==> run Z <==
// RNG
module RNG(
    input               CLK,
    input               RST,
    input               RND_IN,
    output reg [7:0]    OUT,
    output reg          WE,
    input               FULL
);
reg [7:0]           RND_DAT;
reg [2:0]           RND_SHIFT;
reg                 RND_CNT;
reg [15:0]          start;
reg                 tog;
reg                 rd;
reg                 rd_ok;
reg                 init;
reg [63:0]          l0_0;
reg [64:0]          l0_1;
reg [65:0]          l0_2;
reg [63:0]          l1_0;
reg [64:0]          l1_1;
reg [65:0]          l1_2;
reg [63:0]          l2_0;
reg [64:0]          l2_1;
reg [65:0]          l2_2;
reg [63:0]          l3_0;
reg [64:0]          l3_1;
reg [65:0]          l3_2;
reg [63:0]          l4_0;
reg [64:0]          l4_1;
reg [65:0]          l4_2;
reg [63:0]          l5_0;
reg [64:0]          l5_1;
reg [65:0]          l5_2;
reg [63:0]          l6_0;
reg [64:0]          l6_1;
reg [65:0]          l6_2;
reg [63:0]          l7_0;
reg [64:0]          l7_1;
reg [65:0]          l7_2;
reg [15:0]          i_cnt;
reg [3:0]           upd;
always @(posedge CLK)
begin
    if (!RST) begin
        rd_ok <= 0;
        i_cnt <= 0;
        init <= 0;
        upd <= 0;
        WE <= 0;
    end else begin
        if (init == 0) begin
            rd_ok <= 0;
            if (i_cnt == 208)
                init = 1;
            else if (rd == 1) begin
                rd_ok <= 1;
                i_cnt <= i_cnt + 1;
                case (i_cnt)
                    0:   l0_0[7:0]   <= RND_DAT;
                    1:   l0_0[15:8]  <= RND_DAT;
                    2:   l0_0[23:16] <= RND_DAT;
                    3:   l0_0[31:24] <= RND_DAT;
                    4:   l0_0[39:32] <= RND_DAT;
                    5:   l0_0[47:40] <= RND_DAT;
                    6:   l0_0[55:48] <= RND_DAT;
                    7:   l0_0[63:56] <= RND_DAT;
                    8:   l0_1[7:0]   <= RND_DAT;
                    9:   l0_1[15:8]  <= RND_DAT;
                    10:  l0_1[23:16] <= RND_DAT;
                    11:  l0_1[31:24] <= RND_DAT;
                    12:  l0_1[39:32] <= RND_DAT;
  ...
clock: 2.17 ns
lec_check: 0
cap_margin: 20
core_margin: 2
core_utilization: 65
cts_cluster_diameter: 32
place_density: 0.6
setup_slack_margin: 0.37
slew_margin: 20
tns_end_percent: 5
run.sh (not shown) runs the stock make flow with config.mk's settings and CLKGATE_MAP_FILE=.
==> inputs of run P, as changes to run Z <==
==> flow/config.mk (replaced) <==
export PLATFORM = sky130hd
export DESIGN_NAME = RNG
export DESIGN_NICKNAME = RNG
export VERILOG_FILES = /design/flow/design.v
export SDC_FILE = /design/flow/constraint.sdc
export NUM_CORES = 4
export LEC_CHECK = 0
export CAP_MARGIN = 20
export CELL_PAD_IN_SITES_DETAIL_PLACEMENT = 1
export CELL_PAD_IN_SITES_GLOBAL_PLACEMENT = 3
export CORE_ASPECT_RATIO = 0.5
export CORE_MARGIN = 2
export CORE_UTILIZATION = 57
export CTS_CLUSTER_DIAMETER = 332
export CTS_CLUSTER_SIZE = 90
export PLACE_DENSITY = 0.35
export SLEW_MARGIN = 20
==> flow/constraint.sdc (replaced) <==
create_clock -name core_clock -period 5.0 [get_ports {CLK}]
set_input_delay 1.0000 -clock core_clock [delete_from_list [all_inputs] [get_ports {CLK}]]
set_output_delay 1.0000 -clock core_clock [all_outputs]
set_load 0.01 [all_outputs]
==> inputs of run R, as changes to run Z <==
==> flow/config.mk (replaced) <==
export PLATFORM = sky130hd
export DESIGN_NAME = RNG
export DESIGN_NICKNAME = RNG
export VERILOG_FILES = /design/flow/design.v
export SDC_FILE = /design/flow/constraint.sdc
export NUM_CORES = 4
export LEC_CHECK = 0
export CAP_MARGIN = 20
export CORE_MARGIN = 2
export CORE_UTILIZATION = 72
export CTS_CLUSTER_DIAMETER = 396
export PLACE_DENSITY = 0.36
export SETUP_SLACK_MARGIN = -0.19
export SLEW_MARGIN = 20
==> flow/constraint.sdc (replaced) <==
create_clock -name core_clock -period 2.07 [get_ports {CLK}]
set_input_delay 0.4140 -clock core_clock [delete_from_list [all_inputs] [get_ports {CLK}]]
set_output_delay 0.4140 -clock core_clock [all_outputs]
set_load 0.01 [all_outputs]
==> inputs of run Y, as changes to run Z <==
--- a/flow/config.mk
+++ b/flow/config.mk
@@ -8,8 +8,5 @@
 export CAP_MARGIN = 20
 export CORE_MARGIN = 2
-export CORE_UTILIZATION = 65
-export CTS_CLUSTER_DIAMETER = 32
+export CORE_UTILIZATION = 40
 export PLACE_DENSITY = 0.6
-export SETUP_SLACK_MARGIN = 0.37
 export SLEW_MARGIN = 20
-export TNS_END_PERCENT = 5
==> flow/constraint.sdc (replaced) <==
create_clock -name core_clock -period 3.64 [get_ports {CLK}]
set_input_delay 0.7280 -clock core_clock [delete_from_list [all_inputs] [get_ports {CLK}]]
set_output_delay 0.7280 -clock core_clock [all_outputs]
set_load 0.01 [all_outputs]
==> results.cfg <==
; implementation run metrics
[die]
fp_util_pct = 57.78
die_w_um = 488.8
coreArea_mm2 = 0.1159
die_area_mm2 = 0.1204
row_count = 88
die_h_um = 246.4

[logic_synthesis]
yosys_area_mm2 = 0.06699
flop_cell = edfxtp_1
synthesis.nets = 6018
ys_sh_mux_pct = 0.1887
common_cells = nand2_1 (2960), edfxtp_1 (1568), clkbuf_1 (383)
ys_sh_simple_pct = 19.88
ys_ff = 1621
yosys.stat.seqShare_pct = 71.87

[outcome]
lastStage = global placement without I/O
run_status = stopped before the end
error_line = [ERROR GPL-0301] Utilization 110.179 % exceeds 100%.
-- figures above: run P

==> results.cfg <==
; implementation run metrics
[die]
die_area_mm2 = 0.1708
die_w_um = 413.2
row_count = 150
die_h_um = 413.2
fp_util_pct = 40.19
coreArea_mm2 = 0.1667

[logic_synthesis]
yosys.stat.seqShare_pct = 71.87
synth-edff-count = 1568
ys_ff = 1621
flop_cell = edfxtp_1
yosys_area_mm2 = 0.06699
synthesis.nets = 6018

[detailed_routing]
drt_pass1_iterations = 5
dr_wl_met2_um = 75300

[outcome]
run_status = timing/DRC/antenna clean

[worst_setup_path]
critPathLaunchType = flip-flop

[pwr]
clock_power_uw = 16500
maxPowerGroup = sequential cells
comb_power_share_pct = 1.5
-- figures above: run Y

==> results.cfg <==
; implementation run metrics
[timing]
setup_violations = 2393
setup_slack_ps = -438.7

[logic_synthesis]
ys_ff = 1621
yosysMostFrequentCell = nand2_1
ys_sh_simple_pct = 19.88
flop_cell = edfxtp_1
common_cells = nand2_1 (2960), edfxtp_1 (1568), clkbuf_1 (383)
ys_sh_mux_pct = 0.1887
yosys_area_mm2 = 0.06699
yosys.stat.seqShare_pct = 71.87

[die]
coreArea_mm2 = 0.09194
die_w_um = 309.0
die_h_um = 309.0
fp_util_pct = 72.86
die_area_mm2 = 0.09549

[pwr]
power_density_mw_per_mm2 = 822.6
pg_comb_uw = 1190

[outcome]
violations = setup timing
run_status = finished with violations

[finish]
seq_cells = 1621
-- figures above: run R

==> results.cfg <==
; implementation run metrics
[logic_synthesis]
ys_sh_mux_pct = 0.1887
flop_cell = edfxtp_1
synthesis.nets = 6018
ys_ff = 1621
yosysTopAreaCellShare_pct = 70.29
common_cells = nand2_1 (2960), edfxtp_1 (1568), clkbuf_1 (383)
yosys_area_mm2 = 0.06699
ys_sh_simple_pct = 19.88

[die]
die_w_um = 325.0
coreArea_mm2 = 0.1020
fp_util_pct = 65.65
die_h_um = 325.0
die_area_mm2 = 0.1056

[worst_setup_path]
endpoint = l5_1[22]

[detailed_routing]
drt_pass1_iterations = 6

[timing]
setup_violations = 1425
setup_slack_ps = -393.0

[outcome]
run_status = finished with violations
violations = setup timing

[hold_path]
whs_path_depth = 4
-- figures above: run Z

